==> v17 <==
## copyEngine
module copyEngine  #(
    parameter DATA_WIDTH       = 64,
    parameter ADDR_WIDTH       = 32,
    parameter LEN              = 16,
    parameter FULL_WORD_SIZE   = DATA_WIDTH / 8
) (
    input                             rstn,
    input                             clk,
    input                             src_dw_sel_i, 
    input                             dst_dw_sel_i, 
    input                             copy_i,
    input                             set_i,
    input        [7:0]                setVal_i,
    input                             flush_i,
    input        [LEN-1:0]            len_i,
    input        [ADDR_WIDTH-1:0]     src_i,
    input        [ADDR_WIDTH-1:0]     dst_i,
    output logic                      done_o,
    output logic                      mem_re_r,
    output logic [ADDR_WIDTH-1:0]     mem_rad_r,
    input                             mem_rreq_rdy,
    input        [DATA_WIDTH-1:0]     mem_rdat,
    input                             mem_rdat_rdy,
    output logic [FULL_WORD_SIZE-1:0] mem_bwe_r,
    output logic [ADDR_WIDTH-1:0]     mem_wad_r,
    output logic [DATA_WIDTH-1:0]     mem_wdat_r,
    input                             mem_wreq_rdy,
    output logic                      flush_r,
    output logic [ADDR_WIDTH-1:0]     cmd_adr_r,
    input                             cmd_rdy
);
clock: 5.27 ns
lec_check: 0
cap_margin: 20
core_aspect_ratio: 0.89
core_margin: 2
core_utilization: 66
cts_cluster_size: 50
hold_slack_margin: 0.29
place_density: 0.64
setup_slack_margin: 1.39
slew_margin: 20
tns_end_percent: 60
run.sh (not shown) runs the stock make flow with config.mk's settings and CLKGATE_MAP_FILE=.
==> v2: changes against v17 <==
Settings changed: ABC_AREA set to 0, CAP_MARGIN 20 to 30, CELL_PAD_IN_SITES_DETAIL_PLACEMENT set to 1, CELL_PAD_IN_SITES_GLOBAL_PLACEMENT set to 1, CORE_ASPECT_RATIO 0.89 to 0.99, CORE_MARGIN 2 to 9, CORE_UTILIZATION 66 to 40, CTS_CLUSTER_DIAMETER set to 36, CTS_CLUSTER_SIZE 50 to 52, HOLD_SLACK_MARGIN 0.29 to unset, MAX_ROUTING_LAYER set to met4, MIN_ROUTING_LAYER set to met2, PLACE_DENSITY 0.64 to unset, SETUP_SLACK_MARGIN 1.39 to unset, TNS_END_PERCENT 60 to unset.
==> flow/constraint.sdc (replaced) <==
create_clock -name core_clock -period 11.5 [get_ports {clk}]
set_input_delay 2.3000 -clock core_clock [delete_from_list [all_inputs] [get_ports {clk}]]
set_output_delay 2.3000 -clock core_clock [all_outputs]
set_load 0.01 [all_outputs]
==> comparison table <==
|  | v2 | v17 |
|---|---|---|
| Instance count after placement with tap cells included | 5684 | 5534 |
| Post-DP HPWL | 113000 microns | 114000 microns |
| Vertical die dimension | 358 microns | 255 microns |
| FFs w/ async S/R, synth | 0.418 | 0.418 |
| DIE WIDTH | 362 microns | 286 microns |
| Portion of netlist area occupied by mux cells | 0.133 | 0.133 |
| I/O pins | 334 | 334 |
| CTS resizes | 0 | 411 |
| CTS H-tree lvls | 4 | 3 |
| Number of cell rows | 124 | 92 |
| Gpl congestion | 1.01 | 1.08 |
| Chip area | 130000 sq um | 73000 sq um |
| Number of buffers inserted during clock tree synthesis | 170 | 88 |
| Core region area | 116000 sq um | 70400 sq um |
| Placed cell areas | 51300 sq um | 54100 sq um |
| Initial cell density of the core | 0.404 | 0.664 |
| Worst slack after detailed placement | 1570 ps | -2250 ps |
| Outcome | finished clean | stopped before the end |
| Failing step | - | 5_1_grt |
| Number of setup buffers added after CTS | 0 | 77 |

* * *

==> 12-24: inputs <==
Starting RTL as in the previous note.
==> flow/design.v (excerpt) <==
module copyEngine  #(
    parameter DATA_WIDTH       = 64,
    parameter ADDR_WIDTH       = 32,
    parameter LEN              = 16,
    parameter FULL_WORD_SIZE   = DATA_WIDTH / 8
) (
    input                             rstn,
    input                             clk,
    input                             src_dw_sel_i, 
    input                             dst_dw_sel_i, 
    input                             copy_i,
    input                             set_i,
    input        [7:0]                setVal_i,
    input                             flush_i,
    input        [LEN-1:0]            len_i,
    input        [ADDR_WIDTH-1:0]     src_i,
    input        [ADDR_WIDTH-1:0]     dst_i,
    output logic                      done_o,
    output logic                      mem_re_r,
    output logic [ADDR_WIDTH-1:0]     mem_rad_r,
    input                             mem_rreq_rdy,
    input        [DATA_WIDTH-1:0]     mem_rdat,
    input                             mem_rdat_rdy,
    output logic [FULL_WORD_SIZE-1:0] mem_bwe_r,
    output logic [ADDR_WIDTH-1:0]     mem_wad_r,
    output logic [DATA_WIDTH-1:0]     mem_wdat_r,
    input                             mem_wreq_rdy,
    output logic                      flush_r,
    output logic [ADDR_WIDTH-1:0]     cmd_adr_r,
    input                             cmd_rdy
);
    localparam int WORD_SIZE = FULL_WORD_SIZE / 2;
    localparam int RD_FIFO_DW = 32;
    localparam int RD_FIFO_AW = 4;
    localparam int BYTE_SHIFT = $clog2(FULL_WORD_SIZE);
    localparam int LOG_BYTE_SHIFT = $clog2(BYTE_SHIFT);
    localparam int ALIGN_BUF_SIZE = 2*RD_FIFO_DW;
    localparam int ALIGN_BUF_SIZE_BYTES = ALIGN_BUF_SIZE / 8;
    localparam int LOG_ALIGN_BUF_SIZE = $clog2(ALIGN_BUF_SIZE);
    localparam int LOG_ALIGN_BUF_SIZE_BYTES = $clog2(ALIGN_BUF_SIZE_BYTES);
    localparam int FULL_WRITE_MASK = {FULL_WORD_SIZE {1'b1}};
    localparam int WRITE_MASK = {WORD_SIZE {1'b1}};
    localparam int WRITE_FIRST=0;
    localparam int WRITE_MIDDLE=1;
    localparam int WRITE_LAST=2;
    localparam int WRITE_SKIP=3;  
    logic [BYTE_SHIFT-1:0]              srcShift, srcShift_r;
    logic [BYTE_SHIFT-1:0]              dstShift, dstShift_r;
    logic [BYTE_SHIFT:0]                readNum;
  ...
Settings: LEC_CHECK=0, ABC_AREA=1, CAP_MARGIN=20, CORE_MARGIN=2, CORE_UTILIZATION=69, SLEW_MARGIN=20; clock period 4.34 ns.
==> 12-12 (differences from 12-24) <==
- ABC_AREA: 1 -> unset
- CORE_UTILIZATION: 69 -> 40
==> flow/constraint.sdc (replaced) <==
create_clock -name core_clock -period 9.49 [get_ports {clk}]
set_input_delay 1.8980 -clock core_clock [delete_from_list [all_inputs] [get_ports {clk}]]
set_output_delay 1.8980 -clock core_clock [all_outputs]
set_load 0.01 [all_outputs]
==> results <==
	12-24	12-12
Outcome	failed layout checks	no timing/DRC/antenna violations
Reasons for failing layout checks	negative setup slack	-
Total Power	47,790 uW	20,240 uW
Yosys chip area	48,540 um^2	46,780 um^2
Clock slew at reported path FFs	0.07 ns	0.05 ns
Number of buffers outside the clock class in the layout	895	397
Total setup buffers inserted after CTS	73	0
Dpl hpwl	108,000 um	96,880 um
Non-Filler Cell Area, Final	60,820 um^2	54,550 um^2
Unrepaired setup endpoints after global routing	yes	no
Yosys cell count	5,607	4,080
Unique cell type count in the Yosys netlist	63	111
Clock Network Area Fraction	4.956%	5.894%
Pre-CTS WS	-2.490 ns	0.07414 ns
Worst reg2reg setup slack	-2.68 ns	0.70 ns
Proportion of cell area occupied by multi-input gates	36.70%	37.90%
Endpoint of the most critical register-to-register path	bufNum_r[3]	bufNum_r[2]

* * *

==> v36 <==
Starting RTL as in the previous note.
==> flow/config.mk <==
export PLATFORM = sky130hd
export DESIGN_NAME = copyEngine
export DESIGN_NICKNAME = copyEngine
export VERILOG_FILES = /design/flow/design.v
export SDC_FILE = /design/flow/constraint.sdc
export NUM_CORES = 4
export LEC_CHECK = 0
export CAP_MARGIN = 20
export CORE_MARGIN = 2
export CORE_UTILIZATION = 72
export CTS_CLUSTER_DIAMETER = 363
export CTS_CLUSTER_SIZE = 14
export PLACE_DENSITY_LB_ADDON = 0.01
export SETUP_SLACK_MARGIN = 0.79
export SLEW_MARGIN = 20
==> flow/constraint.sdc <==
create_clock -name core_clock -period 2.73 [get_ports {clk}]
set_input_delay 0.5460 -clock core_clock [delete_from_list [all_inputs] [get_ports {clk}]]
set_output_delay 0.5460 -clock core_clock [all_outputs]
set_load 0.01 [all_outputs]
==> v12: changes against v36 <==
==> flow/config.mk (replaced) <==
export PLATFORM = sky130hd
export DESIGN_NAME = copyEngine
export DESIGN_NICKNAME = copyEngine
export VERILOG_FILES = /design/flow/design.v
export SDC_FILE = /design/flow/constraint.sdc
export NUM_CORES = 4
export LEC_CHECK = 0
export ABC_AREA = 0
export CAP_MARGIN = 20
export CORE_ASPECT_RATIO = 1.08
export CORE_MARGIN = 4
export CORE_UTILIZATION = 58
export CTS_CLUSTER_DIAMETER = 33
export MAX_ROUTING_LAYER = met5
export PLACE_DENSITY_LB_ADDON = 0.0
export SETUP_SLACK_MARGIN = 2.2
export SLEW_MARGIN = 15
export TNS_END_PERCENT = 70
==> flow/constraint.sdc (replaced) <==
create_clock -name core_clock -period 7.11 [get_ports {clk}]
set_input_delay 1.4220 -clock core_clock [delete_from_list [all_inputs] [get_ports {clk}]]
set_output_delay 1.4220 -clock core_clock [all_outputs]
set_load 0.01 [all_outputs]
==> v15: changes against v36 <==
==> flow/config.mk (replaced) <==
export PLATFORM = sky130hd
export DESIGN_NAME = copyEngine
export DESIGN_NICKNAME = copyEngine
export VERILOG_FILES = /design/flow/design.v
export SDC_FILE = /design/flow/constraint.sdc
export NUM_CORES = 4
export LEC_CHECK = 0
export ABC_AREA = 1
export CAP_MARGIN = 20
export CORE_MARGIN = 2
export CORE_UTILIZATION = 72
export CTS_CLUSTER_SIZE = 10
export SLEW_MARGIN = 20
==> flow/constraint.sdc (replaced) <==
create_clock -name core_clock -period 2.35 [get_ports {clk}]
set_input_delay 0.4700 -clock core_clock [delete_from_list [all_inputs] [get_ports {clk}]]
set_output_delay 0.4700 -clock core_clock [all_outputs]
set_load 0.01 [all_outputs]
==> results <==
v12 completed and failed the layout checks on negative setup slack. v36 aborted during 4_1_cts, error DPL-0033. v15 died in 5_1_grt.
In v15 the synthesized cell count is higher than in v36, by about 37%.
Of v15 and v36, v15 has the higher die size (gap 3.7%, measured against v36).
In v36 the synthesized area is smaller than in v15, by 3.6%.

* * *

==> inputs of delta <==
Starting RTL as in the previous note.
// copyEngine
module copyEngine  #(
    parameter DATA_WIDTH       = 64,
    parameter ADDR_WIDTH       = 32,
    parameter LEN              = 16,
    parameter FULL_WORD_SIZE   = DATA_WIDTH / 8
) (
    input                             rstn,
    input                             clk,
    input                             src_dw_sel_i, 
    input                             dst_dw_sel_i, 
    input                             copy_i,
    input                             set_i,
    input        [7:0]                setVal_i,
    input                             flush_i,
    input        [LEN-1:0]            len_i,
    input        [ADDR_WIDTH-1:0]     src_i,
    input        [ADDR_WIDTH-1:0]     dst_i,
    output logic                      done_o,
    output logic                      mem_re_r,
    output logic [ADDR_WIDTH-1:0]     mem_rad_r,
    input                             mem_rreq_rdy,
    input        [DATA_WIDTH-1:0]     mem_rdat,
    input                             mem_rdat_rdy,
    output logic [FULL_WORD_SIZE-1:0] mem_bwe_r,
    output logic [ADDR_WIDTH-1:0]     mem_wad_r,
    output logic [DATA_WIDTH-1:0]     mem_wdat_r,
    input                             mem_wreq_rdy,
    output logic                      flush_r,
    output logic [ADDR_WIDTH-1:0]     cmd_adr_r,
    input                             cmd_rdy
);
Settings: LEC_CHECK=0, CAP_MARGIN=20, CORE_MARGIN=2, CORE_UTILIZATION=65, CTS_CLUSTER_SIZE=50, HOLD_SLACK_MARGIN=0.29, SETUP_SLACK_MARGIN=1.85, SLEW_MARGIN=20; clock period 7.21 ns.
==> quartz (differences from delta) <==
ABC_AREA = 0   (was unset)
CORE_ASPECT_RATIO = 1.08   (was unset)
CORE_MARGIN = 4   (was 2)
CORE_UTILIZATION = 54   (was 65)
CTS_CLUSTER_DIAMETER = 326   (was unset)
CTS_CLUSTER_SIZE = unset   (was 50)
HOLD_SLACK_MARGIN = unset   (was 0.29)
MAX_ROUTING_LAYER = met5   (was unset)
SETUP_SLACK_MARGIN = 0.92   (was 1.85)
SLEW_MARGIN = 15   (was 20)
TNS_END_PERCENT = 70   (was unset)
==> flow/constraint.sdc (replaced) <==
create_clock -name core_clock -period 5.61 [get_ports {clk}]
set_input_delay 1.1220 -clock core_clock [delete_from_list [all_inputs] [get_ports {clk}]]
set_output_delay 1.1220 -clock core_clock [all_outputs]
set_load 0.01 [all_outputs]
==> Flow_metrics.wiki <==
== Implementation results ==
{| class="wikitable"
! Metric !! Value
|-
| Final worst slack || -347 ps
|-
| Number of optimization iterations in the first detailed-route pass || 20
|-
| Flop pwr share || 0.267
|-
| Final number of setup-violating endpoints || 17
|-
| Reasons for failing layout checks || negative setup slack
|-
| Run status || failed layout checks
|-
| Power consumed by the clock network || 4.83 mW
|-
| Number of cells in the design after placement || 5,223
|-
| Worst ir drop on vdd || 0.000438 V
|-
| Final Non-Filler Cells || 5,584
|}
-- figures above: delta

==> Flow_metrics.wiki <==
== Implementation results ==
{| class="wikitable"
! Metric !! Value
|-
| Number of optimization iterations in the first detailed-route pass || 7
|-
| Area of the synthesized netlist per yosys stat || 0.0468 mm²
|-
| Total count of max-transition violations in the final report || 0
|-
| Maximum buffer depth of the clock tree || 3
|-
| Final worst slack || -1700 ps
|-
| Worst ir drop on vdd || 0.000379 V
|-
| Number of cells in the design after placement || 5,702
|-
| Run status || failed layout checks
|-
| Post-detailed-routing wire length || 160,000 µm
|-
| Power consumed by the clock network || 5.96 mW
|-
| Final Non-Filler Cells || 6,004
|-
| Flop pwr share || 0.264
|-
| Combinational share of cell area || 0.378
|-
| Final number of setup-violating endpoints || 134
|-
| Reasons for failing layout checks || negative setup slack
|}
-- figures above: quartz

Power figures rest on the tool's default switching activity, not on a simulated workload.
